job 101:
Design TM_ALU, start of the top module:
module TM_ALU (
    input  wire        clk,
    input  wire        reset,
    input  wire [7:0]  AvgTxLen,
    input  wire [7:0]  InstExed,
    input  wire [7:0]  CurTxLen,
    output wire [7:0]  AvgTxLen_new,
    output wire [7:0]  InstExed_new
);
export LEC_CHECK = 0
export CAP_MARGIN = 35
export CELL_PAD_IN_SITES_DETAIL_PLACEMENT = 2
export CORE_ASPECT_RATIO = 0.6
export CORE_MARGIN = 6
export CORE_UTILIZATION = 40
export CTS_CLUSTER_DIAMETER = 98
export HOLD_SLACK_MARGIN = -0.07
export PLACE_DENSITY_LB_ADDON = 0.06
export SETUP_SLACK_MARGIN = -2.0
export SLEW_MARGIN = 15
create_clock -name core_clock -period 40.7 [get_ports {clk}]
run.sh (not shown) runs the stock make flow with config.mk's settings and CLKGATE_MAP_FILE=.
Edits applied to the flow inputs when going from job 101 to job 102:
# job 101
export LEC_CHECK = 0
export CAP_MARGIN = 35
export CELL_PAD_IN_SITES_DETAIL_PLACEMENT = 2
export CORE_ASPECT_RATIO = 0.6
export CORE_MARGIN = 6
export CORE_UTILIZATION = 40
export CTS_CLUSTER_DIAMETER = 98
export HOLD_SLACK_MARGIN = -0.07
export PLACE_DENSITY_LB_ADDON = 0.06
export SETUP_SLACK_MARGIN = -2.0
export SLEW_MARGIN = 15
create_clock -name core_clock -period 40.7 [get_ports {clk}]
# job 102
export LEC_CHECK = 0
export ABC_AREA = 1
export CAP_MARGIN = 20
export CORE_MARGIN = 5
export CORE_UTILIZATION = 66
export HOLD_SLACK_MARGIN = 0.06
export SETUP_SLACK_MARGIN = -2.0
export SLEW_MARGIN = 20
export TNS_END_PERCENT = 5
create_clock -name core_clock -period 30.0 [get_ports {clk}]
Results
Job 102 finished every step from synthesis to the final layout, and the layout passed the timing, DRC and antenna checks. Taking job 101 as the reference, in job 102 row count up 2.3%; number of clock buffers in the layout has decreased; first-pass GRT wire length now sits lower. Across both runs, number of tap cells added at floorplan was lower for job 102 than for job 101. Main combinational cell family by area after synthesis: adder cells -> job 101, simple AND/OR/NAND/NOR gates -> job 102.
## Diff of input files: job 103 against job 102
# job 102
export LEC_CHECK = 0
export ABC_AREA = 1
export CAP_MARGIN = 20
export CORE_MARGIN = 5
export CORE_UTILIZATION = 66
export HOLD_SLACK_MARGIN = 0.06
export SETUP_SLACK_MARGIN = -2.0
export SLEW_MARGIN = 20
export TNS_END_PERCENT = 5
create_clock -name core_clock -period 30.0 [get_ports {clk}]
# job 103
export LEC_CHECK = 0
export ABC_AREA = 1
export CAP_MARGIN = 20
export CORE_MARGIN = 5
export CORE_UTILIZATION = 67
export CTS_CLUSTER_DIAMETER = 333
export HOLD_SLACK_MARGIN = 0.06
export SETUP_SLACK_MARGIN = -2.0
export SLEW_MARGIN = 20
create_clock -name core_clock -period 30.0 [get_ports {clk}]
## What came out
Job 103 vs. job 102: met2 track demand over resource fell 0.17 points; transition at the pin with the smallest max-transition slack rose 0.025 ns; cell count about even.
On total stage count of the critical path: job 103 sits below job 102.
Changes in job 104 relative to job 103:
# job 103
export LEC_CHECK = 0
export ABC_AREA = 1
export CAP_MARGIN = 20
export CORE_MARGIN = 5
export CORE_UTILIZATION = 67
export CTS_CLUSTER_DIAMETER = 333
export HOLD_SLACK_MARGIN = 0.06
export SETUP_SLACK_MARGIN = -2.0
export SLEW_MARGIN = 20
create_clock -name core_clock -period 30.0 [get_ports {clk}]
# job 104
export LEC_CHECK = 0
export ABC_AREA = 1
export CAP_MARGIN = 5
export CORE_MARGIN = 2
export CORE_UTILIZATION = 40
export CTS_CLUSTER_DIAMETER = 346
export CTS_CLUSTER_SIZE = 49
export HOLD_SLACK_MARGIN = -0.09
export PLACE_DENSITY_LB_ADDON = 0.01
export SLEW_MARGIN = 20
export TNS_END_PERCENT = 35
create_clock -name core_clock -period 30.0 [get_ports {clk}]
## What came out
Job 104: half-perimeter wire length of the detailed placement result 4.0% above job 103. Comparing job 104 and job 103, number of global-route vias before repair is lower on job 104. Compared job 104 vs job 103, and area after detailed placement is up in job 104. Number of clock buffers in the layout: job 104 > job 103. Where worst slew slack as a fraction of its limit is concerned, job 103 is outperformed by job 104.

The RTL this note starts from:
==> flow/design.v <==
module TM_ALU (
    input  wire        clk,
    input  wire        reset,
    input  wire [7:0]  AvgTxLen,
    input  wire [7:0]  InstExed,
    input  wire [7:0]  CurTxLen,
    output wire [7:0]  AvgTxLen_new,
    output wire [7:0]  InstExed_new
);
    reg [15:0] mac_result;  
    reg [7:0]  inc_result;
    reg [15:0] mac_reg;     
    reg [7:0]  inc_reg;      
    reg [7:0]  AvgTxLen_reg;  
    always @(posedge clk) begin
        if (reset) begin
            mac_reg      <= 0;
            inc_reg      <= 0;
            AvgTxLen_reg <= 0;
        end else begin
            mac_result     <= AvgTxLen * InstExed;
            mac_reg      <= mac_result + CurTxLen;
            inc_result     <= InstExed + 1;
            inc_reg      <= inc_result;
            AvgTxLen_reg <= AvgTxLen;  
        end
    end
    reg [7:0] AvgTxLen_new_reg;
    always @(posedge clk) begin
        if (reset) begin
            AvgTxLen_new_reg <= 0;
        end else begin
            if (inc_reg == 0) begin  
                AvgTxLen_new_reg <= 0;
            end else begin
                AvgTxLen_new_reg <= mac_reg / inc_reg;
            end
        end
    end
    assign AvgTxLen_new  = AvgTxLen_new_reg;
    assign InstExed_new = (reset) ? 8'b0 : AvgTxLen_reg;  
endmodule
Settings: LEC_CHECK=0, ABC_AREA=1, CAP_MARGIN=35, CELL_PAD_IN_SITES_DETAIL_PLACEMENT=2, CELL_PAD_IN_SITES_GLOBAL_PLACEMENT=2, CORE_ASPECT_RATIO=0.6, CORE_MARGIN=6, CORE_UTILIZATION=40, CTS_CLUSTER_DIAMETER=98, SETUP_SLACK_MARGIN=-2.0, SLEW_MARGIN=25; clock period 40.7 ns.
Edit:
- ABC_AREA: 1 -> default
- CAP_MARGIN: 35 -> 20
- CELL_PAD_IN_SITES_DETAIL_PLACEMENT: 2 -> default
- CELL_PAD_IN_SITES_GLOBAL_PLACEMENT: 2 -> default
- CORE_ASPECT_RATIO: 0.6 -> default
- CORE_MARGIN: 6 -> 2
- CORE_UTILIZATION: 40 -> 17
- CTS_CLUSTER_DIAMETER: 98 -> default
- SETUP_SLACK_MARGIN: -2.0 -> default
- SLEW_MARGIN: 25 -> 20
- clock period: 40.7 -> 29.0 ns (I/O delays scaled with it)
After rerunning: The changed run completed without violations; count of clock-buffer cells in the layout is higher by 1; core utilization is lower by 23 points; first-iteration DRC count is higher by about 36%; synthesized area is lower by about 2.7%; via count is lower by about 5%; global-route usage is lower by 15 points; wire length is lower by about 20%; setup slack gets worse by 8.4 ns; critical path depth is lower by 47.

Setup of run 1:
RTL: the design.v shown in full above, as it stands there.
==> flow/config.mk <==
export PLATFORM = sky130hd
export DESIGN_NAME = TM_ALU
export DESIGN_NICKNAME = TM_ALU
export VERILOG_FILES = /design/flow/design.v
export SDC_FILE = /design/flow/constraint.sdc
export NUM_CORES = 4
export LEC_CHECK = 0
export ABC_AREA = 1
export CAP_MARGIN = 20
export CORE_MARGIN = 2
export CORE_UTILIZATION = 72
export SLEW_MARGIN = 20
==> flow/constraint.sdc <==
create_clock -name core_clock -period 43.8 [get_ports {clk}]
set_input_delay 8.7600 -clock core_clock [delete_from_list [all_inputs] [get_ports {clk}]]
set_output_delay 8.7600 -clock core_clock [all_outputs]
set_load 0.01 [all_outputs]
Per the final summary, run 1 finished and its layout is clean on timing, DRC and antenna.
Input changes introduced in run 2 (baseline for comparison: run 1):
# run 1
export LEC_CHECK = 0
export ABC_AREA = 1
export CAP_MARGIN = 20
export CORE_MARGIN = 2
export CORE_UTILIZATION = 72
export SLEW_MARGIN = 20
create_clock -name core_clock -period 43.8 [get_ports {clk}]
# run 2
export LEC_CHECK = 0
export ABC_AREA = 1
export CAP_MARGIN = 20
export CORE_MARGIN = 2
export CORE_UTILIZATION = 72
export CTS_CLUSTER_DIAMETER = 237
export PLACE_DENSITY = 0.65
export SETUP_SLACK_MARGIN = -2.0
export SLEW_MARGIN = 20
create_clock -name core_clock -period 23.6 [get_ports {clk}]
- Run 2 did not make it past clock tree synthesis (4_1_cts), where a tool error ended it.
- Summary — worst slack at placement, run 2 relative to run 1: lower, by 18.55 ns.
- Comparing run 1 with run 2, the post-synthesis chip area from yosys came out essentially unchanged.
- Run 1 -> run 2: post-detailed-placement half-perimeter wirelength increased by more than a quarter
- Diff run 1..run 2 | mapped cell area | unchanged
- Re die area: no difference whatsoever between run 1 and run 2.
- Going from run 1 to run 2, starting density of the core saw little to no change; routability congestion estimate saw a decrease; total instance count after detailed placement saw an increase.
The following lists how run 3 was set up differently from run 2:
# run 2
export LEC_CHECK = 0
export ABC_AREA = 1
export CAP_MARGIN = 20
export CORE_MARGIN = 2
export CORE_UTILIZATION = 72
export CTS_CLUSTER_DIAMETER = 237
export PLACE_DENSITY = 0.65
export SETUP_SLACK_MARGIN = -2.0
export SLEW_MARGIN = 20
create_clock -name core_clock -period 23.6 [get_ports {clk}]
# run 3
export LEC_CHECK = 0
export ABC_AREA = 1
export CAP_MARGIN = 20
export CORE_MARGIN = 2
export CORE_UTILIZATION = 72
export CTS_CLUSTER_DIAMETER = 242
export PLACE_DENSITY = 0.65
export SETUP_SLACK_MARGIN = -0.87
export SLEW_MARGIN = 20
create_clock -name core_clock -period 27.1 [get_ports {clk}]
--- outcome ---
Run 3 has completed all stages; timing, DRC and antenna checks passed. The mean cell area of the mapped netlist was comparable across run 3 and run 2. Diff run 2 -> run 3: half-perimeter wire length after detailed placement has decreased, area after synthesis has remained practically unchanged, worst slack at placement has increased. Taking run 2 as the reference point, the post-placement cell area of run 3 falls by 1800 um^2.

## build 59
RTL: the design.v shown in full above, as it stands there.
clock: 30.0 ns
lec_check: 0
cap_margin: 20
core_margin: 2
core_utilization: 40
hold_slack_margin: -0.07
place_density_lb_addon: 0.06
slew_margin: 20
> inputs changed (build 59 -> build 63)
Settings: ABC_AREA: unset -> 0; TNS_END_PERCENT: unset -> 35; PLACE_DENSITY_LB_ADDON: 0.06 -> 0.01; CTS_CLUSTER_DIAMETER: unset -> 122; CTS_CLUSTER_SIZE: unset -> 98; HOLD_SLACK_MARGIN: -0.07 -> -0.09; CAP_MARGIN: 20 -> 5.
==> comparison <==
The run showing the smaller post-layout instance area is build 63.
Taking build 59 as the reference, in build 63 multi-input combinational area share went up 0.44 points, number of standard cells in the final layout excluding fillers went down about 0.5%, number of placed instances, taps included went down 0.46%.
Maximum fanout encountered on the critical timing path: build 63 higher than build 59
| area taken by flip-flops and latches | build 63 vs build 59 | ≈ equal |
The post-route worst setup slack reported for build 63 is greater than that of build 59 by 0.11 ns.
Edits applied to the flow inputs when going from build 63 to build 26:
Settings: swapping 5 for 20 in CAP_MARGIN; swapping 40 for 58 in CORE_UTILIZATION; clearing PLACE_DENSITY_LB_ADDON, which used to be 0.01; clearing HOLD_SLACK_MARGIN, which used to be -0.09; clearing CTS_CLUSTER_SIZE, which used to be 98; clearing ABC_AREA, which used to be 0; clearing CTS_CLUSTER_DIAMETER, which used to be 122; clearing TNS_END_PERCENT, which used to be 35; swapping 30.0 for 16.2 in the clock period (ns, I/O delays scaled along).
==> results <==
Against build 63, build 26 reports a overall die height that is lower. Diff build 63..build 26 | number of library cell types mapped by synthesis | unchanged. The die size of build 26 falls short of that of build 63 by about 30%. From build 26 to build 63, simple-gate portion of the synthesized area did not move at all. Build 26 did not finish; the tool stopped in global routing (5_1_grt) with error GRT-0232. Comparing build 26 against build 63, there is no change at all in post-synthesis instance area.

// TM_ALU: RTL as listed in full above, without the edits since
==> flow/config.mk <==
export PLATFORM = sky130hd
export DESIGN_NAME = TM_ALU
export DESIGN_NICKNAME = TM_ALU
export VERILOG_FILES = /design/flow/design.v
export SDC_FILE = /design/flow/constraint.sdc
export NUM_CORES = 4
export LEC_CHECK = 0
export ABC_AREA = 1
export CAP_MARGIN = 20
export CORE_MARGIN = 2
export CORE_UTILIZATION = 72
export PLACE_DENSITY = 0.82
export SLEW_MARGIN = 20
==> flow/constraint.sdc <==
create_clock -name core_clock -period 14.3 [get_ports {clk}]
set_input_delay 2.8600 -clock core_clock [delete_from_list [all_inputs] [get_ports {clk}]]
set_output_delay 2.8600 -clock core_clock [all_outputs]
set_load 0.01 [all_outputs]
The baseline stopped in 4_1_cts (DPL-0038).
Next try:
Settings changed: ABC_AREA 1 to unset, CORE_UTILIZATION 72 to 40, PLACE_DENSITY 0.82 to unset.
Clock period 14.3 ns to 30.0 ns, I/O delays scaled along.
Outcome: The changed run went through all stages and came out clean; die size rose by well over a third; synthesized cell count decreases by about a fifth; synthesized area came out lower by a few percent.

== alpha ==
Starts from the design.v that is shown in full above.
export LEC_CHECK = 0
export ABC_AREA = 1
export CAP_MARGIN = 20
export CORE_MARGIN = 2
export CORE_UTILIZATION = 70
export HOLD_SLACK_MARGIN = 0.3
export SETUP_SLACK_MARGIN = 3.74
export SLEW_MARGIN = 20
create_clock -name core_clock -period 14.3 [get_ports {clk}]
Run status, alpha: aborted in clock tree synthesis (4_1_cts), error DPL-0038
Edits applied to the flow inputs when going from alpha to beta:
Settings: removing HOLD_SLACK_MARGIN (formerly 0.3); setting CTS_CLUSTER_SIZE to 74 for the first time; setting TNS_END_PERCENT to 5 for the first time; removing SETUP_SLACK_MARGIN (formerly 3.74); setting CTS_CLUSTER_DIAMETER to 263 for the first time; changing CORE_UTILIZATION from 70 to 68; changing the clock period (ns, I/O delays scaled along) from 14.3 to 21.3.
Results
Cell area reported after detailed placement ended up 120 um^2 lower on beta than on alpha.
[beta] floorplan die width rose 1.7 um relative to alpha
alpha → beta: synthesized area stayed essentially flat; number of placed instances with taps included went down by 0.36%.
The runs compared here, alpha and beta, all ended either early or with open violations.
beta: it failed during global routing (5_1_grt), and the tool reported GRT-0232.
Relative to alpha, the detailed placer's ending HPWL measured on beta has decreased by more than 10%.
Compared with alpha, beta shows die size that has gone up by a few percent.
## Diff of input files: gamma against beta
Settings: a change of CORE_UTILIZATION from 68 to 72; an added SETUP_SLACK_MARGIN of -1.36; a deleted TNS_END_PERCENT that had been 5; a deleted CTS_CLUSTER_DIAMETER that had been 263; a deleted CTS_CLUSTER_SIZE that had been 74; an added PLACE_DENSITY of 0.4; a change of the clock period (ns, I/O delays scaled along) from 21.3 to 27.6.
==> results <==
gamma | status: complete | timing, DRC, antenna: pass
beta did not finish; a tool error ended it in global routing (5_1_grt).
Buffer count from post-CTS setup fixing ends up lower on gamma.
From beta to gamma the numbers moved as follows: number of core rows lost about 4.5%, number of buffers inserted by hold repair at cts neither gained nor lost much.
Relative to gamma, the following input files were edited for delta:
Settings: SETUP_SLACK_MARGIN changed from -1.36 to -2.0; CTS_CLUSTER_DIAMETER newly set to 191; PLACE_DENSITY changed from 0.4 to 0.65; the clock period (ns, I/O delays scaled along) changed from 27.6 to 23.6.
Results
- Per the final summary, gamma finished and its layout is clean on timing, DRC and antenna.
- delta did not run to completion, as it errored out during clock tree synthesis (4_1_cts).
- XOR/XNOR share of the synthesized area: gamma vs delta identical
- Comparing delta and gamma, the lower worst setup slack before clock tree synthesis was measured on delta.
- Compared delta against gamma; synthesized cell count within noise.
- Of delta and gamma, the run reporting the lower standard cell area after detailed placement was gamma.
- Delta (delta minus gamma): starting density of the core has remained practically unchanged, placer's final routability congestion estimate went down 0.0053, number of placed cells counting well taps moved up.
- From delta to gamma, area share of fa/ha/maj cells after synthesis did not move at all.
- Per the comparison of delta with gamma, area of the placeable core now sits at about the same level, area after synthesis now sits at about the same level.
- From delta to gamma, die size did not move at all.
--- input diff delta..epsilon ---
Settings: SETUP_SLACK_MARGIN removed (was -2.0); CTS_CLUSTER_DIAMETER removed (was 191); CORE_UTILIZATION changed from 72 to 70; PLACE_DENSITY removed (was 0.65); the clock period (ns, I/O delays scaled along) changed from 23.6 to 14.3.
[summary]
Seen in the log of epsilon: DPL-0038 during clock tree synthesis (4_1_cts), after which the run never completed. Between epsilon and delta, it is epsilon whose placed cell count is higher, by about 2.6%. Changes observed in epsilon relative to delta: effective utilization at floorplan decreased 2.9 points; chip area rose about 2.8%.
